## build 96
## HW3_FPMUL_754SP
module HW3_FPMUL_754SP(Clk, Rst, St, FPmplier, FPmcand, Done, Ovf, Unf, FPproduct);
Size: ~2400 cells after synthesis, roughly 22000 sq um of cells after synthesis.
export LEC_CHECK = 0
export ABC_AREA = 0
export CAP_MARGIN = 0
export CELL_PAD_IN_SITES_DETAIL_PLACEMENT = 0
export CORE_ASPECT_RATIO = 0.5
export CORE_MARGIN = 7
export CORE_UTILIZATION = 69
export CTS_CLUSTER_DIAMETER = 201
export CTS_CLUSTER_SIZE = 98
export MAX_ROUTING_LAYER = met5
export PLACE_DENSITY_LB_ADDON = 0.07
export SETUP_SLACK_MARGIN = -1.12
export SLEW_MARGIN = 15
export TNS_END_PERCENT = 20
create_clock -name core_clock -period 12.4 [get_ports {Clk}]
run.sh (not shown) runs the stock make flow with config.mk's settings and CLKGATE_MAP_FILE=.
[inputs] build 65 vs build 96
- swapping 0.07 for 0.09 in PLACE_DENSITY_LB_ADDON
- swapping met5 for met4 in MAX_ROUTING_LAYER
- swapping 7 for 2 in CORE_MARGIN
- putting MIN_ROUTING_LAYER at met2 where nothing was set
- swapping 0 for 2 in CELL_PAD_IN_SITES_DETAIL_PLACEMENT
- swapping 201 for 285 in CTS_CLUSTER_DIAMETER
- swapping 15 for 0 in SLEW_MARGIN
- putting CELL_PAD_IN_SITES_GLOBAL_PLACEMENT at 2 where nothing was set
- putting GPL_TIMING_DRIVEN at 0 where nothing was set
- swapping 98 for 21 in CTS_CLUSTER_SIZE
- swapping -1.12 for 1.77 in SETUP_SLACK_MARGIN
- swapping 69 for 53 in CORE_UTILIZATION
- swapping 0.5 for 1.01 in CORE_ASPECT_RATIO
- putting GPL_ROUTABILITY_DRIVEN at 1 where nothing was set
--- outcome ---
Delta (build 65 minus build 96): routability congestion estimate moved up, xor-xnor portion of the synthesized cell area held steady, multiplexer area fraction after synthesis about even, post-synthesis chip area from yosys ~0 delta.
Build 96 → build 65: synthesized cell count closely matched the old numbers; die span in x decreased by 22% relative to the old numbers.
Delta(die area, build 65 - build 96) > 0
Flow for build 65 halted at 3_5_place_dp, error code DPL-0033.
Build 65 vs build 96, vertical extent of the die went up by 49%.
What build 65 reported for placeable core region has to be multiplied by 0.76 to get the figure for build 96.
> inputs changed (build 65 -> build 88)
- clearing GPL_TIMING_DRIVEN, which used to be 0
- clearing CELL_PAD_IN_SITES_GLOBAL_PLACEMENT, which used to be 2
- swapping 53 for 72 in CORE_UTILIZATION
- swapping met4 for met5 in MAX_ROUTING_LAYER
- swapping 2 for 0 in CELL_PAD_IN_SITES_DETAIL_PLACEMENT
- clearing SETUP_SLACK_MARGIN, which used to be 1.77
- clearing GPL_ROUTABILITY_DRIVEN, which used to be 1
- swapping 0 for 15 in SLEW_MARGIN
- swapping 0 for 1 in ABC_AREA
- swapping 20 for 95 in TNS_END_PERCENT
- clearing MIN_ROUTING_LAYER, which used to be met2
- clearing CORE_ASPECT_RATIO, which used to be 1.01
- swapping 12.4 for 8.26 in the clock period (ns, I/O delays scaled along)
Results
Build 88 completed every stage of the flow, and the final layout passed the timing, DRC and antenna checks.
For build 65, the flow was terminated by a tool error in 3_5_place_dp and produced no final design.
For chip area in the Yosys report, dividing the value from build 65 by the value from build 88 gives 0.929.
Taking build 65 as the reference, in build 88 area share of fa/ha/maj cells after synthesis went down; area inside the core boundary went down.
--- input diff build 88..build 78 ---
- swapping 21 for 72 in CTS_CLUSTER_SIZE
- putting SETUP_SLACK_MARGIN at -0.53 where nothing was set
- clearing PLACE_DENSITY_LB_ADDON, which used to be 0.09
- swapping 95 for 20 in TNS_END_PERCENT
- swapping 8.26 for 6.8 in the clock period (ns, I/O delays scaled along)
--- outcome ---
Nothing crashed in build 78 and all stages finished; the problem is that the final layout failed, the offending checks being setup timing.
Going from build 88 to build 78, met3 wirelength from detailed routing rose by 58%, routed wire length now sits higher, area of all placed cells without fillers saw an increase, fraction of area in clock buffers and inverters barely changed.
Of the two values seen for critical path startpoint, FPmcand[16] was produced by build 78 and FPmplier[15] by build 88.
From build 88 to build 78 the numbers moved as follows: flop-to-flop setup slack lower, buffer-and-inverter tally for the worst setup path higher, fraction of the core area occupied by cells at floorplan roughly the same.
Modified inputs, build 22 compared to build 78
- MAX_ROUTING_LAYER: met5 -> unset
- CTS_CLUSTER_DIAMETER: 285 -> unset
- CTS_CLUSTER_SIZE: 72 -> unset
- CELL_PAD_IN_SITES_DETAIL_PLACEMENT: 0 -> unset
- SLEW_MARGIN: 15 -> 20
- CORE_UTILIZATION: 72 -> 59
- CAP_MARGIN: 0 -> 20
- TNS_END_PERCENT: 20 -> unset
- SETUP_SLACK_MARGIN: -0.53 -> unset
- the clock period (ns, I/O delays scaled along): 6.8 -> 9.23
==> comparison <==
- Area added between synthesis and finish for build 22 is lower than for build 78.
- Compared with build 78, in build 22 cell area after placement went down about 7%; sequential share of layout area went up 0.80 points.
- Changes observed in build 22 relative to build 78: setup slack climbed 1.34 ns; global-route total usage across every layer dropped 17 points.
- Build 22 ran to completion and came out clean on the timing, DRC and antenna checks.

---

wip/raven:
Starting RTL as in the previous note.
export LEC_CHECK = 0
export ABC_AREA = 0
export CAP_MARGIN = 0
export CELL_PAD_IN_SITES_DETAIL_PLACEMENT = 0
export CORE_ASPECT_RATIO = 1.49
export CORE_MARGIN = 10
export CORE_UTILIZATION = 69
export CTS_CLUSTER_DIAMETER = 201
export CTS_CLUSTER_SIZE = 98
export MAX_ROUTING_LAYER = met5
export PLACE_DENSITY = 0.41
export SETUP_SLACK_MARGIN = -1.12
export SLEW_MARGIN = 15
export TNS_END_PERCENT = 20
create_clock -name core_clock -period 12.4 [get_ports {Clk}]
wip/raven went all the way through synthesis, placement and routing and the layout is clean on timing, DRC and antenna.
The inputs of wip/quartz differ from those of wip/raven as listed below.
-- flow/config.mk --
<<< wip/raven, line 8
export ABC_AREA = 0
>>> wip/quartz, line 8
export ABC_AREA = 1
<<< wip/raven, line 11
export CORE_ASPECT_RATIO = 1.49
export CORE_MARGIN = 10
export CORE_UTILIZATION = 69
export CTS_CLUSTER_DIAMETER = 201
export CTS_CLUSTER_SIZE = 98
>>> wip/quartz, line 11
export CORE_MARGIN = 2
export CORE_UTILIZATION = 72
export CTS_CLUSTER_DIAMETER = 285
export CTS_CLUSTER_SIZE = 58
<<< wip/raven, line 17
export PLACE_DENSITY = 0.41
export SETUP_SLACK_MARGIN = -1.12
>>> wip/quartz, line 16
export SETUP_SLACK_MARGIN = 0.45
==> flow/constraint.sdc <==
create_clock -name core_clock -period 8.4 [get_ports {Clk}]
set_input_delay 1.6800 -clock core_clock [delete_from_list [all_inputs] [get_ports {Clk}]]
set_output_delay 1.6800 -clock core_clock [all_outputs]
set_load 0.01 [all_outputs]
Results
- Of wip/raven and wip/quartz, wip/raven shows the lower cell count after placement, with wip/quartz above it.
- wip/quartz ends up with a area of all placed cells without fillers that is 17% higher than in wip/raven.
- [wip/quartz] flow finished | final checks: failed | reasons: capacitance limit, slew limit
- Summary of wip/quartz over wip/raven: number of inserted filler cells in the final layout moved down, synthesized-area fraction occupied by and/or/nand/nor cells climbed 3.2 points.
The following lists how wip/harbor was set up differently from wip/quartz:
==> flow/config.mk <==
export PLATFORM = sky130hd
export DESIGN_NAME = HW3_FPMUL_754SP
export DESIGN_NICKNAME = HW3_FPMUL_754SP
export VERILOG_FILES = /design/flow/design.v
export SDC_FILE = /design/flow/constraint.sdc
export NUM_CORES = 4
export LEC_CHECK = 0
export CAP_MARGIN = 20
export CORE_MARGIN = 2
export CORE_UTILIZATION = 69
export SLEW_MARGIN = 20
==> flow/constraint.sdc <==
create_clock -name core_clock -period 8.51 [get_ports {Clk}]
set_input_delay 1.7020 -clock core_clock [delete_from_list [all_inputs] [get_ports {Clk}]]
set_output_delay 1.7020 -clock core_clock [all_outputs]
set_load 0.01 [all_outputs]
Findings:
Compared with wip/quartz, total met2 wirelength after detailed routing in wip/harbor decreased by a few percent.
On met3 usage, the lower figure sits with wip/harbor, not wip/quartz.
Final clock period utilization by the worst path in wip/harbor is 6.2 points above wip/quartz.
wip/quartz → wip/harbor: post-route worst setup slack lost 0.53 ns; final-layout worst hold slack picked up an extra 0.013 ns.
Number of buffers outside the clock class in the layout, wip/harbor vs wip/quartz: up by more than half
Between wip/harbor and wip/quartz, it is wip/harbor whose compound-gate portion of the synthesized area is higher, by 2.1 points.
[flow] wip/harbor | stages: complete | final checks: fail | reason: setup timing
Compared with wip/quartz, wip/harbor shows critical path depth in cells that has gone down by more than 10%.
wip/harbor: chip area line of the yosys report 7.1% below wip/quartz
Inputs modified between wip/harbor and wip/fjord:
-- flow/config.mk --
<<< wip/harbor, line 10
export CORE_UTILIZATION = 69
>>> wip/fjord, line 10
export CORE_UTILIZATION = 40
==> flow/constraint.sdc <==
create_clock -name core_clock -period 8.6 [get_ports {Clk}]
set_input_delay 1.7200 -clock core_clock [delete_from_list [all_inputs] [get_ports {Clk}]]
set_output_delay 1.7200 -clock core_clock [all_outputs]
set_load 0.01 [all_outputs]
Results
Every stage of the flow completed for wip/fjord, and the final layout passed the timing, DRC and antenna checks. Delta(global-route usage, wip/fjord - wip/harbor) < 0. Against wip/harbor, wip/fjord reports a slack of the worst reg-to-reg path that is higher. Number of optimization iterations in the first detailed-route pass in wip/fjord vs wip/harbor: up 1.
The following lists how wip/pepper was set up differently from wip/fjord:
-- flow/config.mk --
<<< wip/fjord, line 9
>>> wip/pepper, line 9
export CORE_ASPECT_RATIO = 1.97
<<< wip/fjord, line 11
>>> wip/pepper, line 12
export CTS_CLUSTER_DIAMETER = 292
export CTS_CLUSTER_SIZE = 47
Notes after the runs:
The flow did not stop early for wip/pepper: all stages ran, and the layout cleared the timing, DRC and antenna checks. Changes observed in wip/pepper relative to wip/fjord: maximum frequency went down by about 0.32%; routed wire length grew by 7300 um; time the worst path needs with I/O delays and setup shows an increase of 0.027 ns; number of standard cells reported by yosys ~0 delta. Status: smallest hold slack parity (wip/pepper, wip/fjord). In the flow results for wip/pepper and wip/fjord, the fraction of the cycle the final worst path needs is smaller on wip/fjord. On sequential share of layout area, wip/pepper and wip/fjord are neck and neck. wip/pepper: layout clock buffer count lower than wip/fjord. Density: wip/pepper denser than wip/fjord. Summary of the comparison: floorplan utilization is lower in wip/pepper, relative to wip/fjord. Re via count: wip/pepper is 2.7% up on wip/fjord.
Setup changes, wip/pepper to wip/nickel
-- flow/config.mk --
<<< wip/pepper, line 8
>>> wip/nickel, line 8
export ABC_AREA = 1
<<< wip/pepper, line 9
export CORE_ASPECT_RATIO = 1.97
>>> wip/nickel, line 10
<<< wip/pepper, line 11
export CORE_UTILIZATION = 40
export CTS_CLUSTER_DIAMETER = 292
export CTS_CLUSTER_SIZE = 47
>>> wip/nickel, line 11
export CORE_UTILIZATION = 72
export CTS_CLUSTER_DIAMETER = 237
export CTS_CLUSTER_SIZE = 85
export PLACE_DENSITY_LB_ADDON = 0.2
[summary]
- wip/nickel vs. wip/pepper: die footprint down 40%.
- wip/nickel vs wip/pepper — non-clock buffer total of the final layout dropped by more than half
- Via-per-instance ratio in wip/nickel vs wip/pepper: up 5.7%
- On diode insertion count for antenna repair, wip/nickel and wip/pepper are basically level.
- A top routing layer in use of met5 is what wip/pepper shows, while met4 belongs to wip/nickel.
- Fmax | wip/nickel vs wip/pepper | wip/nickel faster
- Tightest slew margin relative to the limit on wip/nickel is behind wip/pepper.
- Taking wip/pepper as the reference, in wip/nickel count of clock-buffer cells in the layout decreased 1; synthesized chip area reported by yosys increased 7.6%.
- Compared with wip/pepper, wip/nickel shows a lower design area.
